==> run a: inputs <==
==> flow/design.v <==
`timescale 1ns/10ps
module  SOBEL(clk,reset,busy,ready,iaddr,idata,cdata_rd,cdata_wr,caddr_rd,caddr_wr,cwr,crd,csel	);
	input clk,reset;
	input ready;
	input [7:0] idata;
	input [7:0] cdata_rd;
	output reg busy;
	output reg [16:0] iaddr;
	output reg [7:0] cdata_wr;
	output [15:0] caddr_rd;
	output reg [15:0] caddr_wr;
	output reg cwr;
	output crd;
	output reg [1:0] csel;
	assign caddr_rd = 16'd0;
	assign crd = 1'b0;
	localparam IDLE = 2'd0, READ = 2'd1, WRITE = 2'd2, DONE = 2'd3;
	reg [1:0] state;
	reg [3:0] count;
	reg [16:0] count_iaddr;    
	reg [16:0] w_count;        
	reg [71:0] pixel_value;    
	reg [7:0] sobel_x;
	wire [71:0] win = {idata, pixel_value[63:0]};
	wire [7:0] p0 = win[7:0],   p1 = win[15:8],  p2 = win[23:16];
	wire [7:0] p3 = win[31:24], p5 = win[47:40];
	wire [7:0] p6 = win[55:48], p7 = win[63:56], p8 = win[71:64];
	wire signed [11:0] gx = $signed({4'b0, p0}) + $signed({3'b0, p3, 1'b0}) + $signed({4'b0, p6})
	                      - $signed({3'b0, p5, 1'b0}) - $signed({4'b0, p2}) - $signed({4'b0, p8});
	wire signed [11:0] gy_r = $signed({4'b0, pixel_value[7:0]}) + $signed({3'b0, pixel_value[15:8], 1'b0}) + $signed({4'b0, pixel_value[23:16]})
	                        - $signed({3'b0, pixel_value[63:56], 1'b0}) - $signed({4'b0, pixel_value[55:48]}) - $signed({4'b0, pixel_value[71:64]});
	function [7:0] clamp(input signed [11:0] v);
		if (v > 255) clamp = 8'd255;
		else if (v < 0) clamp = 8'd0;
		else clamp = v[7:0];
	endfunction
	wire [8:0] temp_combine = sobel_x + cdata_wr + 9'd1;
	always @(posedge clk)
	begin
		if (reset) begin
			state <= IDLE;
			busy <= 1'b0;
			cwr <= 1'b0;
			csel <= 2'b00;
			count <= 4'd0;
			iaddr <= 17'd0;
			count_iaddr <= 17'd0;
			w_count <= 17'd0;
			caddr_wr <= 16'd0;
			cdata_wr <= 8'd0;
		end
		else begin
			case (state)
			IDLE: begin
				if (ready) begin
					busy <= 1'b1;
					state <= READ;
					count <= 4'd0;
					count_iaddr <= 17'd0;
					iaddr <= 17'd0;
					w_count <= 17'd0;
				end
			end
			READ: begin
				pixel_value[count*8 +: 8] <= idata;
				if (count == 4'd8) begin
					cwr <= 1'b1;
					csel <= 2'b01;
					cdata_wr <= clamp(gx);
					sobel_x <= clamp(gx);
					caddr_wr <= w_count[15:0];
					state <= WRITE;
				end
				else begin
					if (count == 4'd2 || count == 4'd5)
						iaddr <= iaddr + 17'd256;
					else
						iaddr <= iaddr + 17'd1;
					count <= count + 4'd1;
				end
			end
			WRITE: begin
				if (csel == 2'b01) begin
					csel <= 2'b10;
					cdata_wr <= clamp(gy_r);
				end
				else if (csel == 2'b10) begin
					csel <= 2'b11;
					cdata_wr <= temp_combine[8:1];
				end
				else begin
					cwr <= 1'b0;
					csel <= 2'b00;
					count <= 4'd0;
					w_count <= w_count + 17'd1;
					if (w_count == 17'd65535) begin
						busy <= 1'b0;
						state <= DONE;
					end
					else begin
						state <= READ;
						if (count_iaddr % 258 == 255) begin
							count_iaddr <= count_iaddr + 17'd3;
							iaddr <= count_iaddr + 17'd3;
						end
						else begin
							count_iaddr <= count_iaddr + 17'd1;
							iaddr <= count_iaddr + 17'd1;
						end
					end
				end
			end
			default: ;
			endcase
		end
	end
endmodule
==> flow/run.sh <==
#!/bin/bash
# the make line also repeats each setting of config.mk as NAME=value (left out here)
make -C /OpenROAD-flow-scripts/flow DESIGN_CONFIG=/design/flow/config.mk WORK_HOME=/design/flow/orfs CLKGATE_MAP_FILE= finish
==> flow/config.mk <==
export PLATFORM = sky130hd
export DESIGN_NAME = SOBEL
export DESIGN_NICKNAME = SOBEL
export VERILOG_FILES = /design/flow/design.v
export SDC_FILE = /design/flow/constraint.sdc
export NUM_CORES = 4
export LEC_CHECK = 0
export CAP_MARGIN = 20
export CORE_MARGIN = 2
export CORE_UTILIZATION = 72
export PLACE_DENSITY = 0.95
export SLEW_MARGIN = 20
export TNS_END_PERCENT = 5
==> flow/constraint.sdc <==
create_clock -name core_clock -period 7.95 [get_ports {clk}]
set_input_delay 1.5900 -clock core_clock [delete_from_list [all_inputs] [get_ports {clk}]]
set_output_delay 1.5900 -clock core_clock [all_outputs]
set_load 0.01 [all_outputs]
==> inputs of run b, as changes to run a <==
Settings changed: ABC_AREA set to 1, CORE_UTILIZATION 72 to 70, PLACE_DENSITY 0.95 to unset, SETUP_SLACK_MARGIN set to 1.79, TNS_END_PERCENT 5 to unset.
==> flow/constraint.sdc (replaced) <==
create_clock -name core_clock -period 9.75 [get_ports {clk}]
set_input_delay 1.9500 -clock core_clock [delete_from_list [all_inputs] [get_ports {clk}]]
set_output_delay 1.9500 -clock core_clock [all_outputs]
set_load 0.01 [all_outputs]
==> comparison <==
- Die area: run a is smaller than run b (7.1%).
- In run a the synthesized cell count is lower than in run b, by 19%.
- Against run a, the synthesized area of run b is higher by about 5%.
- Run a ended with an error in 5_1_grt with GRT-0116. Run b finished with setup timing left.

========
==> run X: inputs <==
Starts from the design.v that is shown in full above.
make LEC_CHECK=0 ABC_AREA=1 CAP_MARGIN=20 CORE_ASPECT_RATIO=0.5 CORE_MARGIN=2 CORE_UTILIZATION=68 CTS_CLUSTER_DIAMETER=393 SLEW_MARGIN=20 finish   # period 4.47 ns
run.sh (not shown) runs the stock make flow with config.mk's settings and CLKGATE_MAP_FILE=.
==> inputs of run K, as changes to run X <==
- ABC_AREA: 1 -> unset
- CORE_ASPECT_RATIO: 0.5 -> unset
- CORE_UTILIZATION: 68 -> 40
- CTS_CLUSTER_DIAMETER: 393 -> unset
==> flow/constraint.sdc (replaced) <==
create_clock -name core_clock -period 9.3 [get_ports {clk}]
set_input_delay 1.8600 -clock core_clock [delete_from_list [all_inputs] [get_ports {clk}]]
set_output_delay 1.8600 -clock core_clock [all_outputs]
set_load 0.01 [all_outputs]
==> inputs of run Y, as changes to run X <==
- ABC_AREA: 1 -> unset
- CORE_ASPECT_RATIO: 0.5 -> unset
- CORE_UTILIZATION: 68 -> 71
- CTS_CLUSTER_DIAMETER: 393 -> unset
- CTS_CLUSTER_SIZE: unset -> 37
- SETUP_SLACK_MARGIN: unset -> 1.51
==> flow/constraint.sdc (replaced) <==
create_clock -name core_clock -period 10.1 [get_ports {clk}]
set_input_delay 2.0200 -clock core_clock [delete_from_list [all_inputs] [get_ports {clk}]]
set_output_delay 2.0200 -clock core_clock [all_outputs]
set_load 0.01 [all_outputs]
==> inputs of run R, as changes to run X <==
- CORE_ASPECT_RATIO: 0.5 -> unset
- CORE_UTILIZATION: 68 -> 72
- CTS_CLUSTER_DIAMETER: 393 -> unset
- CTS_CLUSTER_SIZE: unset -> 95
- PLACE_DENSITY: unset -> 0.42
==> flow/constraint.sdc (replaced) <==
create_clock -name core_clock -period 8.57 [get_ports {clk}]
set_input_delay 1.7140 -clock core_clock [delete_from_list [all_inputs] [get_ports {clk}]]
set_output_delay 1.7140 -clock core_clock [all_outputs]
set_load 0.01 [all_outputs]
==> comparison table <==
item	run X	run R	run K	run Y
Count of placed standard cells including taps	2224	2097	1903	1666
Count of buffers added by post-CTS timing repair for setup	52	1	0	48
Inverters	-	280	112	112
Crit path launch type	-	flop	flop	flop
Cell repeated most along the worst path	-	sky130_fd_sc_hd__nand2_1	sky130_fd_sc_hd__buf_4	sky130_fd_sc_hd__buf_4
Core outline area	0.0185 mm^2	0.0174 mm^2	0.0304 mm^2	0.0171 mm^2
Complex Gates by Area	15.0%	15.0%	21.6%	21.6%
Overall die width	199 um	138 um	180 um	136 um
Antenna diode count	-	0	0	0
TritonCTS clock tree	-	yes	yes	yes
Critical path's largest stage delay	-	0.36 ns	0.57 ns	0.60 ns
Netlist cell types	52	52	101	101
Part of the Yosys area used for sequential elements	30.1%	30.1%	31.5%	31.5%
Wire length on met1	-	14600 um	16000 um	14500 um
End point of the critical path	-	iaddr[15]$_SDFFE_PP0P_	iaddr[14]$_SDFFE_PP0P_	count_iaddr[10]$_SDFFE_PP0P_
Result of the run	aborted with a tool error	failed layout checks	finished clean	finished clean
Stage where the flow stopped	global routing	-	-	-
Reasons for failing layout checks	-	setup timing	-	-
Critical path data arrival time	-	9.43 ns	9.25 ns	9.57 ns
DR WL/cell	-	20.1 um	16.8 um	21.5 um
Number of buffers and inverters on the critical path	-	12	5	7
Register-to-Register Setup Slack	-	-0.59 ns	0.41 ns	0.82 ns
Hold Crit Class	-	flop to flop	flop to flop	flop to flop
Final non-clock buffer share	-	10.4%	9.19%	9.84%
Kind of end point of the critical path	-	flop	flop	flop
Worst-skew pair later-pin latency	-	0.44 ns	0.44 ns	0.43 ns
Area fraction in mux cells	0%	0%	1.25%	1.25%

========
==> inputs of exp/quartz <==
RTL: the design.v shown in full above, as it stands there.
Settings: LEC_CHECK=0, ABC_AREA=0, CAP_MARGIN=0, CORE_ASPECT_RATIO=0.68, CORE_MARGIN=2, CORE_UTILIZATION=47, CTS_CLUSTER_SIZE=46, GPL_ROUTABILITY_DRIVEN=1, SETUP_SLACK_MARGIN=0.47, SLEW_MARGIN=20; clock period 11.1 ns.
==> exp/sierra (differences from exp/quartz) <==
ABC_AREA = 1   (was 0)
CAP_MARGIN = 20   (was 0)
CORE_ASPECT_RATIO = not set   (was 0.68)
CORE_UTILIZATION = 70   (was 47)
CTS_CLUSTER_SIZE = not set   (was 46)
GPL_ROUTABILITY_DRIVEN = not set   (was 1)
SETUP_SLACK_MARGIN = 1.89   (was 0.47)
==> flow/constraint.sdc (replaced) <==
create_clock -name core_clock -period 9.87 [get_ports {clk}]
set_input_delay 1.9740 -clock core_clock [delete_from_list [all_inputs] [get_ports {clk}]]
set_output_delay 1.9740 -clock core_clock [all_outputs]
set_load 0.01 [all_outputs]
==> exp/violet (differences from exp/quartz) <==
ABC_AREA = 1   (was 0)
CORE_ASPECT_RATIO = 1.02   (was 0.68)
CORE_UTILIZATION = 70   (was 47)
CTS_CLUSTER_DIAMETER = 222   (was not set)
PLACE_DENSITY = 0.65   (was not set)
SETUP_SLACK_MARGIN = 1.38   (was 0.47)
==> flow/constraint.sdc (replaced) <==
create_clock -name core_clock -period 5.17 [get_ports {clk}]
set_input_delay 1.0340 -clock core_clock [delete_from_list [all_inputs] [get_ports {clk}]]
set_output_delay 1.0340 -clock core_clock [all_outputs]
set_load 0.01 [all_outputs]
==> exp/juniper (differences from exp/quartz) <==
ABC_AREA = not set   (was 0)
CAP_MARGIN = 20   (was 0)
CORE_ASPECT_RATIO = not set   (was 0.68)
CORE_UTILIZATION = 26   (was 47)
CTS_CLUSTER_SIZE = not set   (was 46)
GPL_ROUTABILITY_DRIVEN = not set   (was 1)
SETUP_SLACK_MARGIN = not set   (was 0.47)
SLEW_MARGIN = 25   (was 20)
==> flow/constraint.sdc (replaced) <==
create_clock -name core_clock -period 9.6 [get_ports {clk}]
set_input_delay 1.9200 -clock core_clock [delete_from_list [all_inputs] [get_ports {clk}]]
set_output_delay 1.9200 -clock core_clock [all_outputs]
set_load 0.01 [all_outputs]
==> comparison table <==
| item | exp/sierra | exp/juniper | exp/quartz | exp/violet |
|---|---|---|---|---|
| Area growth, synth to finish | 25.11% | 19.10% | 12.76% | - |
| Sequential fraction of the synthesis area | 30.06% | 31.52% | 31.52% | 30.06% |
| Classification of the worst-slack hold path | register to register | register to register | register to register | - |
| Routed wire per std cell | 22.19 µm | 16.07 µm | 18.21 µm | - |
| Fin area | 16160 µm² | 14670 µm² | 13890 µm² | - |
| Run status | finished with violations | no timing/DRC/antenna violations | no timing/DRC/antenna violations | did not finish |
| Stage where the flow stopped | - | - | - | global routing |
| Violated checks | setup timing | - | - | - |
| Reg area | 3915 µm² | 3891 µm² | 3887 µm² | - |
| Setup repair bufs after CTS | 64 | 0 | 0 | 49 |
| Sum of met3 wire segment lengths after detailed routing | 6312 µm | 1442 µm | 2452 µm | - |
| Worst hold slack across all endpoints | 465.1 ps | 456.5 ps | 458.9 ps | - |
| Synth Area in Adders | 14.28% | 15.21% | 15.21% | 14.28% |
| Flops | 158 | 158 | 158 | - |
| Mux cell area share | 0% | 1.249% | 1.249% | 0% |
| Post-synthesis instance area | 12920 µm² | 12320 µm² | 12320 µm² | 12920 µm² |
| Total tool warning count | 43 | 39 | 39 | - |
| Placed cell count | 1999 | 2067 | 1774 | 2175 |
| Final std cells w/o fill | 2151 | 2114 | 1808 | - |
| Total negative setup slack | -2038 ps | 0 ps | 0 ps | - |
| Multi-input logic cell count | 1274 | 1084 | 1084 | - |
| Maximum clock rate | 96.74 MHz | 110.5 MHz | 99.56 MHz | - |
| Most repeated library cell on the critical path | nand2_1 | - | nor2_1 | - |
| Fraction of post-synthesis cell area in the top cell type by area | 16.74% | 17.55% | 17.55% | 16.74% |

========
==> inputs of 06-07 <==
// SOBEL: RTL as listed in full above, without the edits since
export LEC_CHECK = 0
export CAP_MARGIN = 20
export CORE_MARGIN = 2
export CORE_UTILIZATION = 22
export SLEW_MARGIN = 20
create_clock -name core_clock -period 9.3 [get_ports {clk}]
==> 12-13: changes against 06-07 <==
Settings changed: CORE_UTILIZATION 22 to 59.
==> flow/constraint.sdc (replaced) <==
create_clock -name core_clock -period 5.18 [get_ports {clk}]
set_input_delay 1.0360 -clock core_clock [delete_from_list [all_inputs] [get_ports {clk}]]
set_output_delay 1.0360 -clock core_clock [all_outputs]
set_load 0.01 [all_outputs]
==> comparison table <==
Worst Tran Pin Value: 06-07 1.03 ns; 12-13 1.08 ns
Fraction of area in multi-input gates: 06-07 0.530; 12-13 0.521
WP depth: 06-07 37; 12-13 41
Met2 wire len: 06-07 16200 µm; 12-13 17300 µm
Final Util: 06-07 0.278; 12-13 0.800
Final setup TNS: 06-07 0 ns; 12-13 -107.39 ns
Number of buffers other than clock buffers in the final layout: 06-07 161; 12-13 319
Global Route met3 Usage: 06-07 0.0284; 12-13 0.0506
Global-route wire length before repair: 06-07 55300 µm; 12-13 57600 µm
Nets: 06-07 1662; 12-13 1820
Vias: 06-07 10923; 12-13 11733
Placed cell areas: 06-07 14100 µm²; 12-13 14800 µm²
Setup skew after layout: 06-07 0.0110 ns; 12-13 0.0128 ns
First DRT Iteration DRCs: 06-07 742; 12-13 1020
Number of instances in the placed design: 06-07 2232; 12-13 1905
Final critical delay including setup and external delays: 06-07 9.05 ns; 12-13 8.64 ns
Floorplan row count: 06-07 86; 12-13 52
Standard cell with the maximum stage delay on the critical path: 06-07 sky130_fd_sc_hd__or4_4; 12-13 sky130_fd_sc_hd__or4b_4
Worst setup slack for register-to-register paths: 06-07 0.25 ns; 12-13 -3.46 ns
Result of the run: 06-07 finished clean; 12-13 complete, but fails checks
Layout check failures: 06-07 -; 12-13 negative setup slack
WL met1: 06-07 16000 µm; 12-13 15600 µm
Highest metal layer with signal wires: 06-07 met5; 12-13 met4

========
==> inputs of v14 <==
// SOBEL: RTL as listed in full above, without the edits since
make LEC_CHECK=0 CAP_MARGIN=20 CORE_ASPECT_RATIO=0.5 CORE_MARGIN=2 CORE_UTILIZATION=63 CTS_CLUSTER_DIAMETER=290 CTS_CLUSTER_SIZE=47 PLACE_DENSITY=0.36 SETUP_SLACK_MARGIN=2.82 SLEW_MARGIN=20 TNS_END_PERCENT=40 finish   # period 9.6 ns
==> v9 (differences from v14) <==
ABC_AREA = 1   (was not set)
CORE_ASPECT_RATIO = not set   (was 0.5)
CORE_UTILIZATION = 60   (was 63)
CTS_CLUSTER_DIAMETER = not set   (was 290)
CTS_CLUSTER_SIZE = not set   (was 47)
PLACE_DENSITY = not set   (was 0.36)
SETUP_SLACK_MARGIN = not set   (was 2.82)
TNS_END_PERCENT = not set   (was 40)
==> flow/constraint.sdc (replaced) <==
create_clock -name core_clock -period 8.57 [get_ports {clk}]
set_input_delay 1.7140 -clock core_clock [delete_from_list [all_inputs] [get_ports {clk}]]
set_output_delay 1.7140 -clock core_clock [all_outputs]
set_load 0.01 [all_outputs]
==> summary of the runs <==
- Against v9, the synthesized area of v14 is lower by about 4.6%.
- In v14 the final cell count is lower than in v9, by about 20%.
- Clock-buffer cell count: v9 is higher than v14 (1).
- Of v14 and v9, v14 has the higher clock skew (gap 0.0049 ns).
- Global-route usage: v14 is higher than v9 (2.7 points).
- Sequential cell count is the same in v14 and v9.
- Against v14, the design area of v9 is higher by 11%.
- In v14 the register-to-register slack is higher than in v9, by 0.19 ns.
==> figures <==
| item | v14 | v9 |
|---|---|---|
| Count of unique library cells instantiated by Yosys | 101 | 52 |
| Outcome | no timing/DRC/antenna violations | no timing/DRC/antenna violations |
| Aggregate global-route resource usage | 32.77% | 30.04% |
| Std-Cell Rows | 36 | 53 |
| Worst Path Buf+Inv | 5 | 8 |
| Sequential-to-total area share from yosys stat | 31.52% | 30.06% |
| Critical-path top delay cell | sky130_fd_sc_hd__a2111oi_4 | sky130_fd_sc_hd__dfxtp_4 |
| Y dimension of the die | 102.9 µm | 150.7 µm |
| Chip area from the yosys synthesis statistics | 12320 µm² | 12920 µm² |
| Count of non-filler cells in the finished layout | 1802 | 2253 |
| Detailed placement HPWL | 23410 µm | 24660 µm |
| Maximum number of pins on one net before global-route repair | 75 | 65 |
| Fraction of the core area covered by cells at the end of the flow | 76.41% | 77.38% |
| Effective utilization at floorplan | 63.76% | 61.26% |
| Routed wl met3 | 1869 µm | 1381 µm |
| R2R Path Start | count_iaddr[15]$_SDFFE_PP0P_ | count_iaddr[9]$_SDFFE_PP0P_ |
| Signal buf overhead | 8.737% | 11.92% |
| Upper clock frequency limit | 0.1099 GHz | 0.1211 GHz |
